Design top_module_d11, start of the top module:
module top_module_d11(
    i_clk,
    i_reset,
    i_start,
    i_load,
    i_enc_dec,
    i_pt1,
    i_pt2,
    i_key1,
    i_key2,
    i_r,
    o_ct1,
    o_ct2,
    o_done
);
input  i_start;
input  i_clk;
input  i_reset;
input  i_enc_dec;
input  i_load;
input  [191 : 0] i_r;
input  [63 : 0] i_pt1;
input  [63 : 0] i_pt2;
input  [127 : 0] i_key1;
input  [127 : 0] i_key2;
output wire [63 : 0] o_ct1;
output wire [63 : 0] o_ct2;
output wire o_done;
parameter IDLE = 2'b0, ROUND_FW = 2'b10, ROUND_BW = 2'b11, HALT = 2'b01;
reg [3 : 0] rnd_cnt;
reg [3 : 0] rnd_next;
reg  subrnd_cnt;
reg  subrnd_next;
reg [1 : 0] state;
reg [1 : 0] next_state;
reg done_reg;
reg done_next;
reg sel1, sel2, sel3, sel4;
reg [3 : 0] rc_sel;
wire rk_sel;
wire [3 : 0] rc_in_xor;
reg enc_dec_reg;
reg enc_dec_next;
wire  [63:0] RCarray [15 : 0];
reg [63 : 0] RC_in;
assign  RCarray[0]  =  64'h0;
assign  RCarray[1]  =  64'h0;
assign  RCarray[2]  =  64'h0;
assign  RCarray[3]  =  64'h13198a2e03707344;
assign  RCarray[4]  =  64'ha4093822299f31d0;
assign  RCarray[5]  =  64'h082efa98ec4e6c89;
assign  RCarray[6]  =  64'h452821e638d01377;
assign  RCarray[7]  =  64'hbe5466cf34e90c6c;
assign  RCarray[8]  =  64'h7ef84f78fd955cb1;
assign  RCarray[9]  =  64'h85840851f1ac43aa;
assign  RCarray[10] =  64'hc882d32f25323c54;
assign  RCarray[11] =  64'h64a51195e0e3610d;
assign  RCarray[12] =  64'hd3b5a399ca0c2399;
assign  RCarray[13] =  64'hc0ac29b7c97c50dd;
assign  RCarray[14]  =  64'h0;
assign  RCarray[15]  =  64'h0;
always @(rc_sel or RCarray[12] or RCarray[13] or RCarray[2] or
         RCarray[3] or RCarray[4] or RCarray[5] or RCarray[6] or 
         RCarray[7] or RCarray[8] or RCarray[9] or RCarray[10] or 
         RCarray[11] or RCarray[0] or RCarray[1] or RCarray[14] or 
         RCarray[15])
    RC_in = RCarray[rc_sel];
wire [63 : 0] in_reg_next1;
wire [63 : 0] in_reg_next2;
wire [63 : 0] in_reg_out1;
wire [63 : 0] in_reg_out2;
wire [15 : 0] sbox_out1_b1;
wire [15 : 0] sbox_out2_b1;
wire [15 : 0] sbox_out3_b1;
wire [15 : 0] sbox_out4_b1;
  ...
clock: 6.0 ns
lec_check: 0
cap_margin: 20
cell_pad_in_sites_detail_placement: 1
cell_pad_in_sites_global_placement: 2
core_aspect_ratio: 1.73
core_margin: 8
core_utilization: 40
cts_cluster_size: 36
max_routing_layer: met4
slew_margin: 5
tns_end_percent: 65
run.sh (not shown) runs the stock make flow with config.mk's settings and CLKGATE_MAP_FILE=.
Change:
==> flow/config.mk (replaced) <==
export PLATFORM = sky130hd
export DESIGN_NAME = top_module_d11
export DESIGN_NICKNAME = top_module_d11
export VERILOG_FILES = /design/flow/design.v
export SDC_FILE = /design/flow/constraint.sdc
export NUM_CORES = 4
export LEC_CHECK = 0
export CAP_MARGIN = 20
export CORE_MARGIN = 2
export CORE_UTILIZATION = 67
export CTS_CLUSTER_SIZE = 35
export MAX_ROUTING_LAYER = met4
export SLEW_MARGIN = 20
==> flow/constraint.sdc (replaced) <==
create_clock -name core_clock -period 4.04 [get_ports {i_clk}]
set_input_delay 0.8080 -clock core_clock [delete_from_list [all_inputs] [get_ports {i_clk}]]
set_output_delay 0.8080 -clock core_clock [all_outputs]
set_load 0.01 [all_outputs]
With this change the flow failed in 5_1_grt (GRT-0232).
Synthesized cell count is unchanged.
Synthesized area stays the same.
Die area goes down by well over a third.
Change:
--- a/flow/config.mk
+++ b/flow/config.mk
@@ -8,6 +8,5 @@
 export CAP_MARGIN = 20
 export CORE_MARGIN = 2
-export CORE_UTILIZATION = 67
-export CTS_CLUSTER_SIZE = 35
-export MAX_ROUTING_LAYER = met4
+export CORE_UTILIZATION = 70
+export CTS_CLUSTER_SIZE = 37
 export SLEW_MARGIN = 20
==> flow/constraint.sdc (replaced) <==
create_clock -name core_clock -period 4.75 [get_ports {i_clk}]
set_input_delay 0.9500 -clock core_clock [delete_from_list [all_inputs] [get_ports {i_clk}]]
set_output_delay 0.9500 -clock core_clock [all_outputs]
set_load 0.01 [all_outputs]
The new run ran to the end with violations: setup timing.
Die area goes down by about 4%.
Synthesized cell count is unchanged.
Area after synthesis does not change.

---

== lane 1 ==
Starting RTL as in the previous note.
clock: 5.15 ns
lec_check: 0
cap_margin: 20
core_aspect_ratio: 0.72
core_margin: 2
core_utilization: 72
cts_cluster_diameter: 347
cts_cluster_size: 37
hold_slack_margin: 0.3
place_density_lb_addon: 0.05
setup_slack_margin: 1.47
slew_margin: 20
What ended lane 1 was a tool error in global routing (5_1_grt); the run never finished.
The inputs of lane 2 differ from those of lane 1 as listed below.
- CTS_CLUSTER_SIZE removed (was 37)
- CORE_UTILIZATION changed from 72 to 58
- HOLD_SLACK_MARGIN removed (was 0.3)
- PLACE_DENSITY_LB_ADDON removed (was 0.05)
- CORE_ASPECT_RATIO removed (was 0.72)
- CTS_CLUSTER_DIAMETER removed (was 347)
- SETUP_SLACK_MARGIN removed (was 1.47)
- the clock period (ns, I/O delays scaled along) changed from 5.15 to 3.38
Notes after the runs:
Core region area, lane 2 vs lane 1: up by more than 10%
From lane 1 to lane 2 the numbers moved as follows: placed cell count +1025; worst setup slack after placement lost 1.39 ns; total placed instance area saw an increase.
Compared to lane 1, lane 2 was floorplanned on a bigger die.
Nothing crashed in lane 2 and all stages finished; the problem is that the final layout failed, the offending checks being negative setup slack.
Placer congestion estimate for lane 2 is lower than for lane 1.
What lane 3 does differently from lane 2 at the input level:
- ABC_AREA now 1, previously not set
- SETUP_SLACK_MARGIN now 0.34, previously not set
- the clock period (ns, I/O delays scaled along) now 3.2, was 3.38
### Flow results
- Lane 3 | ERROR | global routing (5_1_grt)
- Placed cell count (lane 3 vs. lane 2) increases by more than a quarter
- Lane 3 vs lane 2: post-detailed-placement cell area up by a few percent
- Going from lane 2 to lane 3, simple logic cell fraction of the synthesized area rose by 14 points, multiplexer area fraction after synthesis moved down.
- Diff lane 3..lane 2 | top-level I/O count | unchanged
- NOTE area of the die lane 2->lane 3 increased by a few percent
- Looking at yosys stat cell total, lane 3 sits 1947 higher than lane 2 does.
- Compared with lane 2, lane 3 shows a post-synthesis cell count that is 33% higher.
- In the tables for lane 2 and lane 3, detailed placer's ending HPWL reads lower with lane 2.
- Row total cell area reported by yosys after synthesis: lane 3 higher / lane 2 lower
- In terms of routability-driven placement congestion ratio, lane 2 and lane 3 differ only marginally.
Edits applied to the flow inputs when going from lane 3 to lane 4:
- swapping 0.34 for 0.1 in SETUP_SLACK_MARGIN
- swapping 58 for 40 in CORE_UTILIZATION
- clearing ABC_AREA, which used to be 1
- swapping 3.2 for 5.57 in the clock period (ns, I/O delays scaled along)
### Flow results
Lane 4 finished every stage and its layout cleared the timing, design-rule and antenna checks.
Compared to lane 3, lane 4 has count of mapped cells out of synthesis 1947 lower.
[lane 4] estimated wirelength of the detail-placed design fell about 9% relative to lane 3
Post-synthesis net count in lane 4 vs lane 3: down 1947
Synthesized area went down by a few percent going from lane 3 to lane 4.
On total CTS buffers, the lower figure sits with lane 3, not lane 4.
The area share of xor/xnor cells in the synthesized design in lane 4 was higher than what lane 3 gave.
Of lane 3 and lane 4, the lower instance area after placement belongs to lane 4.
Die area ended up 38% higher on lane 4 than on lane 3.
On setup fix buffers added after clock tree synthesis, the lower figure sits with lane 4, not lane 3.
Relative to lane 3, the post-synthesis chip area from yosys of lane 4 is lower by 4.5%.
The sequential cell area fraction in the yosys report reported for lane 4 is greater than that of lane 3 by 1.7 points.
Here is what was changed in the inputs of lane 5 compared with lane 4.
- the clock period (ns, I/O delays scaled along): 5.57 -> 6.0
Notes after the runs:
Lane 5 completed every stage of the flow, and the final layout passed the timing, design-rule and antenna checks. Between lane 4 and lane 5, the flow reports average detailed-routed wire length per instance increasing slightly. Sort lane 5 and lane 4 by final critical-path setup slack, ascending, and lane 4 comes first. Utilization of the core after routing: lane 5 vs lane 4, no meaningful difference.

---

## the baseline
Starting RTL as in the previous note.
Design top_module_d11, start of the top module:
module top_module_d11(
    i_clk,
    i_reset,
    i_start,
    i_load,
    i_enc_dec,
    i_pt1,
    i_pt2,
    i_key1,
    i_key2,
    i_r,
    o_ct1,
    o_ct2,
    o_done
);
==> flow/config.mk <==
export PLATFORM = sky130hd
export DESIGN_NAME = top_module_d11
export DESIGN_NICKNAME = top_module_d11
export VERILOG_FILES = /design/flow/design.v
export SDC_FILE = /design/flow/constraint.sdc
export NUM_CORES = 4
export LEC_CHECK = 0
export CAP_MARGIN = 20
export CELL_PAD_IN_SITES_GLOBAL_PLACEMENT = 2
export CORE_ASPECT_RATIO = 0.7
export CORE_MARGIN = 5
export CORE_UTILIZATION = 27
export CTS_CLUSTER_DIAMETER = 336
export GPL_ROUTABILITY_DRIVEN = 0
export PLACE_DENSITY = 0.82
export SETUP_SLACK_MARGIN = 1.05
export SLEW_MARGIN = 35
==> flow/constraint.sdc <==
create_clock -name core_clock -period 6.85 [get_ports {i_clk}]
set_input_delay 1.3700 -clock core_clock [delete_from_list [all_inputs] [get_ports {i_clk}]]
set_output_delay 1.3700 -clock core_clock [all_outputs]
set_load 0.01 [all_outputs]
The flow did not stop early for the baseline: all stages ran, and the layout cleared the timing, design-rule and antenna checks.
### the baseline -> the candidate
# the baseline
export LEC_CHECK = 0
export CAP_MARGIN = 20
export CELL_PAD_IN_SITES_GLOBAL_PLACEMENT = 2
export CORE_ASPECT_RATIO = 0.7
export CORE_MARGIN = 5
export CORE_UTILIZATION = 27
export CTS_CLUSTER_DIAMETER = 336
export GPL_ROUTABILITY_DRIVEN = 0
export PLACE_DENSITY = 0.82
export SETUP_SLACK_MARGIN = 1.05
export SLEW_MARGIN = 35
create_clock -name core_clock -period 6.85 [get_ports {i_clk}]
# the candidate
export LEC_CHECK = 0
export CAP_MARGIN = 20
export CORE_MARGIN = 2
export CORE_UTILIZATION = 40
export SETUP_SLACK_MARGIN = 0.1
export SLEW_MARGIN = 20
create_clock -name core_clock -period 5.75 [get_ports {i_clk}]
- Via count: the candidate vs the baseline down 0.49%
- Summary: detailed router's first-iteration violation count, the candidate better than the baseline
- The candidate — required time of the worst setup path 0.88 ns lower, the baseline as reference
- Diff the baseline..the candidate | synthesized-area fraction occupied by and/or/nand/nor cells | unchanged
- Design area is lower on the candidate

---

Setup of juniper:
Starting RTL as in the previous note.
Settings: LEC_CHECK=0, CAP_MARGIN=20, CORE_MARGIN=2, CORE_UTILIZATION=66, CTS_CLUSTER_SIZE=46, SETUP_SLACK_MARGIN=-0.24, SLEW_MARGIN=20; clock period 3.97 ns.
For juniper, the flow was terminated by a tool error in global routing and produced no final design.
Relative to juniper, the following input files were edited for amber:
Settings: SETUP_SLACK_MARGIN: -0.24 -> 0.1; CTS_CLUSTER_SIZE: 46 -> unset; CORE_UTILIZATION: 66 -> 16; the clock period (ns, I/O delays scaled along): 3.97 -> 7.21.
Findings:
amber finished end to end and its layout was clean on timing, DRC and antenna.
Between amber and juniper, it is amber whose worst slack after detailed placement is higher, by 0.84 ns.
Status: proportion of register bits with asynchronous set or reset after synthesis parity (juniper, amber)
Going from juniper to amber, count of buffers added by post-CTS timing repair for setup shrinks by 73.
In amber relative to juniper, die span in x had gone up by more than 100%.
Compared with juniper, in amber number of buffers created by CTS +15; register bit count reported by yosys roughly the same; mean instance size in the synthesized netlist about even; die footprint shows an increase of 280,000 um2; die height saw an increase.
The following lists how pepper was set up differently from amber:
Settings: changing CORE_UTILIZATION from 16 to 65; changing the clock period (ns, I/O delays scaled along) from 7.21 to 5.75.
Results
- Looking only at longest individual stage delay on the worst path, and setting everything else aside, the lower value of pepper and amber goes to pepper.
- pepper vs. amber: core footprint decreased by about 75% relative to the old numbers; clock-buffer cell count lost about 11%.
- Taking amber as the reference, in pepper area growth from synthesis to final layout fell 10 points; reg2reg setup slack fell 0.42 ns.
- Reported for pepper and amber, sequential cell area turned out identical to the last digit.
- pepper has less setup slack than amber.
- Compared with amber, pepper improves wire length.
- The required time reported for the critical path endpoint in pepper was lower than what amber gave.
[inputs] harbor vs pepper
Settings: setting MAX_ROUTING_LAYER to met4 for the first time; changing CORE_UTILIZATION from 65 to 66; removing SETUP_SLACK_MARGIN (formerly 0.1); changing the clock period (ns, I/O delays scaled along) from 5.75 to 4.52.
## What came out
- [harbor] flow finished | final checks: failed | reasons: setup timing
- harbor ended up with met4 as its top routing layer in use; pepper ended up with met5.
- In the tables for harbor and pepper, count of buffers added by post-CTS timing repair for setup reads lower with pepper.
- Worst hold path class: in2async -> harbor, reg2reg -> pepper
- Per the comparison of harbor with pepper, layout overhead on the synthesized area now larger; die area now smaller; final cell utilization of the core now larger.
- harbor ends up with a design area that is about 5.3% higher than in pepper.
- From harbor to pepper, total of buffers placed on input and output ports did not move at all.
- Changes observed in harbor relative to pepper: sequential share of layout area decreased by 1.6 points relative to the old numbers; total CTS buffers decreased by 2.1% relative to the old numbers.

---

== run 1 ==
top_module_d11 again, from the RTL that the note above started with.
clock: 3.51 ns
lec_check: 0
abc_area: 0
cap_margin: 25
cell_pad_in_sites_detail_placement: 1
cell_pad_in_sites_global_placement: 3
core_aspect_ratio: 1.46
core_margin: 4
core_utilization: 30
cts_cluster_diameter: 132
hold_slack_margin: 0.01
place_density: 0.35
slew_margin: 35
Run 1 finished every stage; the final checks, however, were not passed, the failures being setup timing.
Inputs modified between run 1 and run 2:
- SLEW_MARGIN: 35 -> 25
- CTS_CLUSTER_DIAMETER: 132 -> 134
- SETUP_SLACK_MARGIN: unset -> -0.22
- CORE_MARGIN: 4 -> 2
- PLACE_DENSITY: 0.35 -> unset
- CELL_PAD_IN_SITES_GLOBAL_PLACEMENT: 3 -> 0
- CELL_PAD_IN_SITES_DETAIL_PLACEMENT: 1 -> unset
- CORE_UTILIZATION: 30 -> 58
- CORE_ASPECT_RATIO: 1.46 -> 0.71
### Flow results
- Although run 2 finished all stages, its layout failed final checks on setup timing.
- Data required time at the worst endpoint: run 1 vs run 2, no meaningful difference
- Per the comparison of run 2 with run 1, via count grew by 5577, cell area -5.6%.
- Looking at final cell count across run 2 and run 1, the one that comes out higher is run 1.
- The higher fraction of area in clock buffers and inverters of run 2 and run 1 is in run 1.
- The lower first-pass GRT wire length of run 2 and run 1 is in run 2.
- Between run 2 and run 1, it is run 2 whose final wirelength is lower, by 7.9%.
- [run 2 vs run 1] total global routing track utilization: higher in run 2
Inputs modified between run 2 and run 3:
- swapping 0.71 for 1.46 in CORE_ASPECT_RATIO
- putting PLACE_DENSITY at 0.4 where nothing was set
- swapping 58 for 30 in CORE_UTILIZATION
- clearing SETUP_SLACK_MARGIN, which used to be -0.22
- swapping 2 for 8 in CORE_MARGIN
- swapping 0 for 3 in CELL_PAD_IN_SITES_GLOBAL_PLACEMENT
==> comparison <==
Run 3: complete, dirty (setup timing). The lower logic area came out of run 2. Across both runs, count of clock-buffer cells in the layout was higher for run 3 than for run 2. Looking at end point of the critical path, the o_ct1[53] result is from run 3; the o_ct2[29] one comes from run 2. Measured against each other, run 2 and run 3 differ in headroom to the max-slew limit, the lower figure coming from run 2. Total routing usage reported by global routing down 20 points in run 3 wrt run 2.
Modified inputs, run 4 compared to run 3
- SETUP_SLACK_MARGIN now 0.66, previously not set
- CTS_CLUSTER_DIAMETER now 132, was 134
- PLACE_DENSITY_LB_ADDON now 0.24, previously not set
- MIN_ROUTING_LAYER now met2, previously not set
- CELL_PAD_IN_SITES_DETAIL_PLACEMENT now 1, previously not set
- PLACE_DENSITY no longer set, was 0.4
- CORE_MARGIN now 2, was 8
- SLEW_MARGIN now 30, was 25
- ABC_AREA now 1, was 0
- HOLD_SLACK_MARGIN now 0.3, was 0.01
--- outcome ---
On layout buffer count excluding clock buffers, the higher figure sits with run 4, not run 3.
Compared to run 3, run 4 has via count about 80% higher.
What run 3 reported for tally of clock buffers in the finished layout has to be multiplied by 0.941 to get the figure for run 4.
Area after synthesis, run 4 and run 3, lower one = run 3.
Re final net count: run 4 and run 3 aren't equal, and the higher value belongs to run 4.
Run 4 finished all stages; however, its layout fails the closing checks, the failures being setup timing.
[run 4] later-pin clock latency in the skew report rose 0.07 ns relative to run 3
| sum of buffers and inverters on the critical path | run 4 vs run 3 | 3 lower |
Global-route wire length before repair grows by more than 10% when moving from run 3 to run 4.
Run 3 and run 4 ended up with roughly the same chip height.
Sort run 4 and run 3 by post-route worst setup slack desc -> top: run 3
Inputs modified between run 4 and run 5:
- GPL_TIMING_DRIVEN newly set to 1
- CTS_CLUSTER_DIAMETER removed (was 132)
- ABC_AREA removed (was 1)
- PLACE_DENSITY_LB_ADDON changed from 0.24 to 0.11
- CELL_PAD_IN_SITES_DETAIL_PLACEMENT changed from 1 to 0
- HOLD_SLACK_MARGIN removed (was 0.3)
- SETUP_SLACK_MARGIN changed from 0.66 to 0.93
- CAP_MARGIN changed from 25 to 20
- GPL_ROUTABILITY_DRIVEN newly set to 0
- CELL_PAD_IN_SITES_GLOBAL_PLACEMENT removed (was 3)
- CORE_MARGIN changed from 2 to 5
- SLEW_MARGIN changed from 30 to 40
- CORE_ASPECT_RATIO changed from 1.46 to 1.8
- CORE_UTILIZATION changed from 30 to 48
==> comparison <==
Run 5 did not finish: a tool error stopped it during global routing. Changes observed in run 5 relative to run 4: cell count in the Yosys report down 1947, effective utilization at floorplan grew by 18 points. Run 5 ended with less die area than run 4. Delta (run 5 minus run 4): row count decreased by 28 relative to the old numbers, post-synthesis chip area from yosys decreased by about 4.5% relative to the old numbers, share of synthesized area spent on multiplexers increased by 5.6 points relative to the old numbers. The higher height of the die came out of run 4.
The following lists how run 6 was set up differently from run 5:
- an added TNS_END_PERCENT of 5
- a change of CORE_UTILIZATION from 48 to 30
- a deleted GPL_TIMING_DRIVEN that had been 1
- a deleted SETUP_SLACK_MARGIN that had been 0.93
- an added CTS_CLUSTER_DIAMETER of 134
- an added CELL_PAD_IN_SITES_GLOBAL_PLACEMENT of 3
- a deleted GPL_ROUTABILITY_DRIVEN that had been 0
- an added HOLD_SLACK_MARGIN of 0.01
- a deleted PLACE_DENSITY_LB_ADDON that had been 0.11
- a deleted CELL_PAD_IN_SITES_DETAIL_PLACEMENT that had been 0
- a change of CORE_MARGIN from 5 to 8
- a deleted MIN_ROUTING_LAYER that had been met2
- an added ABC_AREA of 1
- a change of SLEW_MARGIN from 40 to 25
- a change of CAP_MARGIN from 20 to 25
- an added PLACE_DENSITY of 0.95
- a change of CORE_ASPECT_RATIO from 1.8 to 1.46
==> comparison <==
- From the logs: run 6 reached the end of the flow and failed the layout checks with setup timing.
- Run 5 did not finish; the tool stopped in global routing with error GRT-0232.
- Re sequential-to-total area share from yosys stat: run 5 was higher than run 6.
- Core box area: run 6 vs run 5 up 68%
- Summary of run 6 over run 5: post-synthesis cell count has increased; detailed placement HPWL now sits higher.
- Diff run 5 -> run 6: number of gates given a new drive strength after cts moved down; post-placement cell area now larger.
- Core utilization before placement (higher): run 5
